## run A
==> flow/design.v (excerpt) <==
module fpadder (output logic [31:0] sum, output logic ready,
                input logic [31:0] a, input logic clock, nreset);
Size in the first run: about 2,800 cells after synthesis, roughly 67 I/O pins.
make LEC_CHECK=0 ABC_AREA=1 CAP_MARGIN=25 CORE_ASPECT_RATIO=0.74 CORE_MARGIN=2 CORE_UTILIZATION=24 CTS_CLUSTER_DIAMETER=229 CTS_CLUSTER_SIZE=49 GPL_ROUTABILITY_DRIVEN=0 MIN_ROUTING_LAYER=met1 PLACE_DENSITY_LB_ADDON=0.09 SETUP_SLACK_MARGIN=-0.1 SLEW_MARGIN=25 TNS_END_PERCENT=45 finish   # period 6.47 ns
run.sh (not shown) runs the stock make flow with config.mk's settings and CLKGATE_MAP_FILE=.
Run A: all stages complete, timing, DRC and antenna checks passed
[inputs] run B vs run A
==> flow/config.mk <==
export PLATFORM = sky130hd
export DESIGN_NAME = fpadder
export DESIGN_NICKNAME = fpadder
export VERILOG_FILES = /design/flow/design.v
export SDC_FILE = /design/flow/constraint.sdc
export NUM_CORES = 4
export LEC_CHECK = 0
export ABC_AREA = 1
export CAP_MARGIN = 20
export CORE_MARGIN = 2
export CORE_UTILIZATION = 52
export SLEW_MARGIN = 20
==> flow/constraint.sdc <==
create_clock -name core_clock -period 20.0 [get_ports {clock}]
set_input_delay 4.0000 -clock core_clock [delete_from_list [all_inputs] [get_ports {clock}]]
set_output_delay 4.0000 -clock core_clock [all_outputs]
set_load 0.01 [all_outputs]
--- outcome ---
Looking at tightest slew margin relative to the limit across both flows, run B is the weaker of the two, with run A ahead. Leakage power total delta (run B − run A): favourable. On register-to-register slack: between run B and run A, it ends up higher for run B. Delta(routed length on met3, run B - run A) > 0. Relative to run A, relative area of clock buffers and inverters in the final design increased by 0.33 points in run B. Between run A and run B, the flow reports total length of routed wires decreasing by more than 10%. Run B vs. run A: area used by multi-input combinational logic went down by about 2.4%. Per the comparison of run B with run A, post-route clock period utilization shows a reduction of 49 points; total routing usage reported by global routing shows an increase of 19 points.
The inputs of run C differ from those of run B as listed below.
-- flow/config.mk --
<<< run B, line 8
export ABC_AREA = 1
>>> run C, line 8
<<< run B, line 11
export CORE_UTILIZATION = 52
>>> run C, line 10
export CORE_UTILIZATION = 66
export HOLD_SLACK_MARGIN = -0.08
export MAX_ROUTING_LAYER = met4
export SETUP_SLACK_MARGIN = 1.73
<<< run B, line 13
>>> run C, line 15
export TNS_END_PERCENT = 75
==> flow/constraint.sdc <==
create_clock -name core_clock -period 6.84 [get_ports {clock}]
set_input_delay 1.3680 -clock core_clock [delete_from_list [all_inputs] [get_ports {clock}]]
set_output_delay 1.3680 -clock core_clock [all_outputs]
set_load 0.01 [all_outputs]
### Flow results
Run C: flow complete, layout not clean; failing: setup timing. | maximum frequency | run C vs run B | better |. When run C is set beside run B, its initial core utilization turns out to be 14 points larger. Compared with run B, run C shows design area higher by 3200 um^2. Run C: core utilization 27 points above run B. Run C vs run B on wire length: run C is the higher one.

## build 50
The RTL this note starts from:
==> flow/design.v <==
module fpadder (output logic [31:0] sum, output logic ready,
                input logic [31:0] a, input logic clock, nreset);
    logic [31:0] m,n;       
    logic [1:0] exp;
	logic sign; 
    logic adding, stopOp, infNum, abSum, notNum, bigNum;    
	logic [7:0] exp_m, exp_n;        						  
	logic [22:0] manti_m, manti_n;						 
	logic [23:0] manti_m2, manti_n2, manti_m1, manti_n1;	 
	logic sign_m, sign_n;		 
    assign sign_m = m[31];
    assign sign_n = n[31];
    assign exp_m = {m[30:23]};
    assign exp_n = {n[30:23]};
    assign manti_m = {m[22:0]};
    assign manti_n = {n[22:0]};
	assign manti_m2 = {1'b1, manti_m};
	assign manti_n2 = {1'b1, manti_n};
	always_comb 
      begin
        notNum = (exp_m == 255 & manti_m != 0) || (exp_n == 255 & manti_n != 0);  
		bigNum = (exp_m == 255 & manti_m == 0) || (exp_n == 255 & manti_n == 0);
      end 
    always_comb 
      begin
        exp = (exp_m > exp_n)? 2'b10 : (exp_m < exp_n)? 2'b01 : 2'b00;
        sign = (sign_m == sign_n)? '1 : '0;
      end
    always_comb
      begin
          if (exp == 2'b10) begin
            manti_n1 = manti_n2 >> (exp_m - exp_n);       
			manti_m1 = manti_m2;  
			end
          else if (exp == 2'b01) begin
            manti_m1 = manti_m2 >> (exp_n - exp_m);
			manti_n1 = manti_n2;	
			end
          else begin
			manti_m1 = manti_m2; 
			manti_n1 = manti_n2;	
			end
      end                                                
    logic [24:0] manti_m3, manti_n3, sum_manti;
    logic [7:0]  sum_exp;
    logic sum_sign;
    assign manti_m3 = {1'b0, manti_m1[23:0]};
    assign manti_n3 = {1'b0, manti_n1[23:0]};
    always_ff @(posedge clock, negedge nreset)      
      if(!nreset) begin
      	sum_manti <= 0;
        sum_exp <= 0; 
        sum_sign <= 0; end
      else if (adding == '1) begin	 
        if (sign == '1) begin               
        sum_manti <= (manti_n3 + manti_m3);    
		sum_exp <= (exp ==  2'b10)? exp_m : exp_n;
        sum_sign <= sign_m; end
        else if (sign == '0 & exp == 2'b10) begin
      	sum_manti <= manti_m3 - manti_n3;
		sum_exp <= exp_m; 
        sum_sign <= sign_m; end
        else if (sign == '0 & exp == 2'b01) begin
      	sum_manti <= manti_n3 - manti_m3;
      	sum_exp <= exp_n; 
        sum_sign <= sign_n; end
        else if (sign == '0 & exp == 2'b00) begin
       	sum_manti <= (manti_m3 > manti_n3)? (manti_m3 - manti_n3) : (manti_m3 < manti_n3)? (manti_n3 - manti_m3) : 25'h1000000;
      	sum_exp <= (manti_m3 > manti_n3)? exp_m : (manti_m3 < manti_n3)? exp_n : 8'h0; 
        sum_sign <= (manti_m3 > manti_n3)? sign_m : (manti_m3 < manti_n3)? sign_n : '0; end 	end
	  else if (stopOp == 1) begin
		sum_manti[24:23] <= 2'b01;
		sum_manti[22:0] <= 23'h7fffff;
      	sum_exp <= 8'hff; 
        sum_sign <= '0; end
	  else if (infNum == 1) begin
		if (sign == 1) begin			 
			sum_manti[24:23] <= 2'b01;
			sum_manti[22:0] <= 0;
			sum_exp <= 8'hff; 
			sum_sign <= sign_m; end	
		else begin						 
			sum_manti[24:23] <= 2'b01;
			sum_manti[22:0] <= 0;
			sum_exp <= (exp == 2'b0) ? 8'h0 : 8'hff; 
			sum_sign <= (exp == 2'b10)? sign_m : (exp == 2'b01)? sign_n : 1'b0; end	end				
      always_ff @(posedge clock, negedge nreset)
		if(!nreset)
			sum <= 0;
		else if(abSum == 1) begin
        if (sum_manti[24] == 1)	begin 
			if (sum_exp == 254)						 
				sum <= {sum_sign, 8'hff, 23'b0};      
			else if (sum_exp == 0 & sum_manti[22:0] == 0)
				sum <= 0;
			else 
				sum <= {sum_sign, sum_exp + 8'b1, sum_manti[23:1]}; end			
        else begin
			if (sum_manti[23] == 1)
			sum <= {sum_sign, sum_exp, sum_manti[22:0]};  
			else if (sum_manti[22] == 1)
			sum <= {sum_sign, (sum_exp - 8'h1), sum_manti[21:0], 1'b0}; 
			else if (sum_manti[21] == 1)
			sum <= {sum_sign, (sum_exp - 8'h2), sum_manti[20:0], 2'b0};
			else if (sum_manti[20] == 1)
			sum <= {sum_sign, (sum_exp - 8'h3), sum_manti[19:0], 3'b0};
			else if (sum_manti[19] == 1)
			sum <= {sum_sign, (sum_exp - 8'h4), sum_manti[18:0], 4'b0};
			else if (sum_manti[18] == 1)
			sum <= {sum_sign, (sum_exp - 8'h5), sum_manti[17:0], 5'b0}; 
			else if (sum_manti[17] == 1)
			sum <= {sum_sign, (sum_exp - 8'h6), sum_manti[16:0], 6'b0};
			else if (sum_manti[16] == 1)
			sum <= {sum_sign, (sum_exp - 8'h7), sum_manti[15:0], 7'b0};
			else if (sum_manti[15] == 1)
			sum <= {sum_sign, (sum_exp - 8'h8), sum_manti[14:0], 8'b0};
			else if (sum_manti[14] == 1)
			sum <= {sum_sign, (sum_exp - 8'h9), sum_manti[13:0], 9'b0}; 
			else if (sum_manti[13] == 1)
			sum <= {sum_sign, (sum_exp - 8'ha), sum_manti[12:0], 10'b0};
			else if (sum_manti[12] == 1)
			sum <= {sum_sign, (sum_exp - 8'hb), sum_manti[11:0], 11'b0};
			else if (sum_manti[11] == 1)
			sum <= {sum_sign, (sum_exp - 8'hc), sum_manti[10:0], 12'b0};
			else if (sum_manti[10] == 1)
			sum <= {sum_sign, (sum_exp - 8'hd), sum_manti[9:0], 13'b0}; 
			else if (sum_manti[9] == 1)
			sum <= {sum_sign, (sum_exp - 8'he), sum_manti[8:0], 14'b0};
			else if (sum_manti[8] == 1)
			sum <= {sum_sign, (sum_exp - 8'hf), sum_manti[7:0], 15'b0};
			else if (sum_manti[7] == 1)
			sum <= {sum_sign, (sum_exp - 8'h10), sum_manti[6:0], 16'b0};
			else if (sum_manti[6] == 1)
			sum <= {sum_sign, (sum_exp - 8'h11), sum_manti[5:0], 17'b0};
			else if (sum_manti[5] == 1)
			sum <= {sum_sign, (sum_exp - 8'h12), sum_manti[4:0], 18'b0};
			else if (sum_manti[4] == 1)
			sum <= {sum_sign, (sum_exp - 8'h13), sum_manti[3:0], 19'b0};
			else if (sum_manti[3] == 1)
			sum <= {sum_sign, (sum_exp - 8'h14), sum_manti[2:0], 20'b0}; 
			else if (sum_manti[2] == 1)
			sum <= {sum_sign, (sum_exp - 8'h15), sum_manti[1:0], 21'b0};
			else if (sum_manti[1] == 1)
			sum <= {sum_sign, (sum_exp - 8'h16), sum_manti[0], 22'b0};
			else if (sum_manti[0] == 1)
			sum <= {sum_sign, (sum_exp - 8'h17), 23'b0};
			end
			end
	enum {start, loadN1, loadN2, pred, asblSum, stop} state;
    always_ff @(posedge clock, negedge nreset)
    	if(!nreset)begin
    		state <= start;
			m <= 0;
			n <= 0;
			ready <= 0;
			infNum <= 0;
			stopOp <= 0;
			adding <= 0;
			abSum <= 0;  end
    	else begin
			ready <= 0;
			infNum <= 0;
			stopOp <= 0;
			adding <= 0;
			abSum <= 0;
			case(state)
				start:begin
					state <= loadN1; end
				loadN1:begin
					n <= a;
					state <= loadN2; end
				loadN2:begin
					m <= a;
					state <= pred; end
				pred: begin
					state <= asblSum;
					if (!notNum & bigNum)
						infNum <= 1;
					else if (notNum)
						stopOp <= 1;
					else
						adding <= 1; end
				asblSum:begin
					state <= stop;
					abSum <= 1; end
				stop:begin
					ready <= 1;
					state <= start; end				
            endcase
			end		
endmodule
clock: 10.5 ns
lec_check: 0
cap_margin: 40
cell_pad_in_sites_global_placement: 0
core_margin: 2
core_utilization: 29
gpl_routability_driven: 1
min_routing_layer: met1
place_density: 0.87
setup_slack_margin: 0.17
slew_margin: 20
tns_end_percent: 40
Changes in build 4 relative to build 50:
Settings: removing MIN_ROUTING_LAYER (formerly met1); changing CAP_MARGIN from 40 to 20; removing GPL_ROUTABILITY_DRIVEN (formerly 1); removing PLACE_DENSITY (formerly 0.87); removing SETUP_SLACK_MARGIN (formerly 0.17); changing CELL_PAD_IN_SITES_GLOBAL_PLACEMENT from 0 to 2; removing TNS_END_PERCENT (formerly 40); changing CORE_UTILIZATION from 29 to 40; setting GPL_TIMING_DRIVEN to 0 for the first time; changing the clock period (ns, I/O delays scaled along) from 10.5 to 20.0.
## What came out
Looking at number of cell instances on the worst register-to-register path across build 50 and build 4, the one that comes out lower is build 4. Build 4 reached the end of the flow, and the finished layout is clean on the timing, DRC and antenna checks. Build 4 vs build 50 — overall power of the completed layout dropped by more than a quarter. The higher fraction of area in clock buffers and inverters came out of build 4. When build 4 is set beside build 50, its peak fanout along the critical path turns out to be 23 smaller.
Input-level comparison between build 30 and build 4:
Settings: SETUP_SLACK_MARGIN now 1.73, previously not set; CORE_UTILIZATION now 66, was 40; CELL_PAD_IN_SITES_GLOBAL_PLACEMENT no longer set, was 2; GPL_TIMING_DRIVEN no longer set, was 0; the clock period (ns, I/O delays scaled along) now 6.84, was 20.0.
## What came out
Final checks on build 30, whose flow otherwise completed, came back failing, citing setup timing.
Routed metal-1 wire length down 10,000 um in build 30 wrt build 4
Build 30 vs build 4: hold slack up in build 30
Relative to build 4, build 30 degrades worst setup margin.
In build 30 relative to build 4, number of rows in the core area had gone down by more than 10%.
Looking at starting density of the core, build 30 sits above build 4.
#### Input delta (build 24 over build 30)
Settings: SETUP_SLACK_MARGIN: 1.73 -> 1.62; TNS_END_PERCENT: unset -> 5; CORE_UTILIZATION: 66 -> 64; the clock period (ns, I/O delays scaled along): 6.84 -> 8.51.
Findings:
- Build 24: flow completed, timing, DRC and antenna clean
- | final net count | build 24 vs build 30 | about 4% lower |
- In build 24 relative to build 30, total power draw had gone down by more than 10%.
- Final cycle utilization of the critical path, build 30 and build 24, higher one = build 30.
- Transition at the pin with the smallest max-transition slack: build 24 < build 30
- The run showing the greater count of clock buffers in the final design is build 24.
- Taking build 30 as the reference point, the count of buffer and inverter cells on the critical path of build 24 rises by 2.
- Number of vias per cell of build 24 is on par with build 30.
- Vias: build 24 below build 30
- Final setup slack of the worst path improves in build 24 relative to build 30.
- Compared with build 30, in build 24 total net switching power decreased 21%; register share of the cell area increased 1.1 points.
[inputs] build 39 vs build 24
Settings: TNS_END_PERCENT: 5 -> unset; CORE_UTILIZATION: 64 -> 26; SETUP_SLACK_MARGIN: 1.62 -> unset; the clock period (ns, I/O delays scaled along): 8.51 -> 9.53.
Build 39 reached the final stage; the timing, DRC and antenna checks on its layout passed. Die: build 39 bigger than build 24. A top routing layer in use of met4 is what build 39 shows, while met5 belongs to build 24. NOTE: clock-buffer cell count in build 39 exceeds that of build 24. Summary of build 39 over build 24: combinational power -about 15%; global-route usage went down by 33 points; power after layout fell about 8%.
Relative to build 39, the following input files were edited for build 15:
Settings: setting CELL_PAD_IN_SITES_GLOBAL_PLACEMENT to 0 for the first time; setting SETUP_SLACK_MARGIN to 1.84 for the first time; setting TNS_END_PERCENT to 5 for the first time; changing CAP_MARGIN from 20 to 40; setting MIN_ROUTING_LAYER to met1 for the first time; changing CORE_UTILIZATION from 26 to 61; setting GPL_ROUTABILITY_DRIVEN to 1 for the first time; changing the clock period (ns, I/O delays scaled along) from 9.53 to 7.08.
==> results <==
- Build 15 vs. build 39: total global routing track utilization went up by 29 points.
- Build 15 ended up with a lower transition time at the pin with the least slew margin than build 39 did.
- Starting DRC count in detailed routing (higher): build 15
- For build 39, the last element of the critical path was sum_manti[19], unlike build 15, where it was sum_manti[13].
- Looking at initial core utilization, build 15 sits 35 points higher than build 39 does.
- Per the comparison of build 15 with build 39, final worst hold slack went up 0.015 ns; worst setup slack went down by 0.24 ns.
Power and IR drop assume default switching activity.
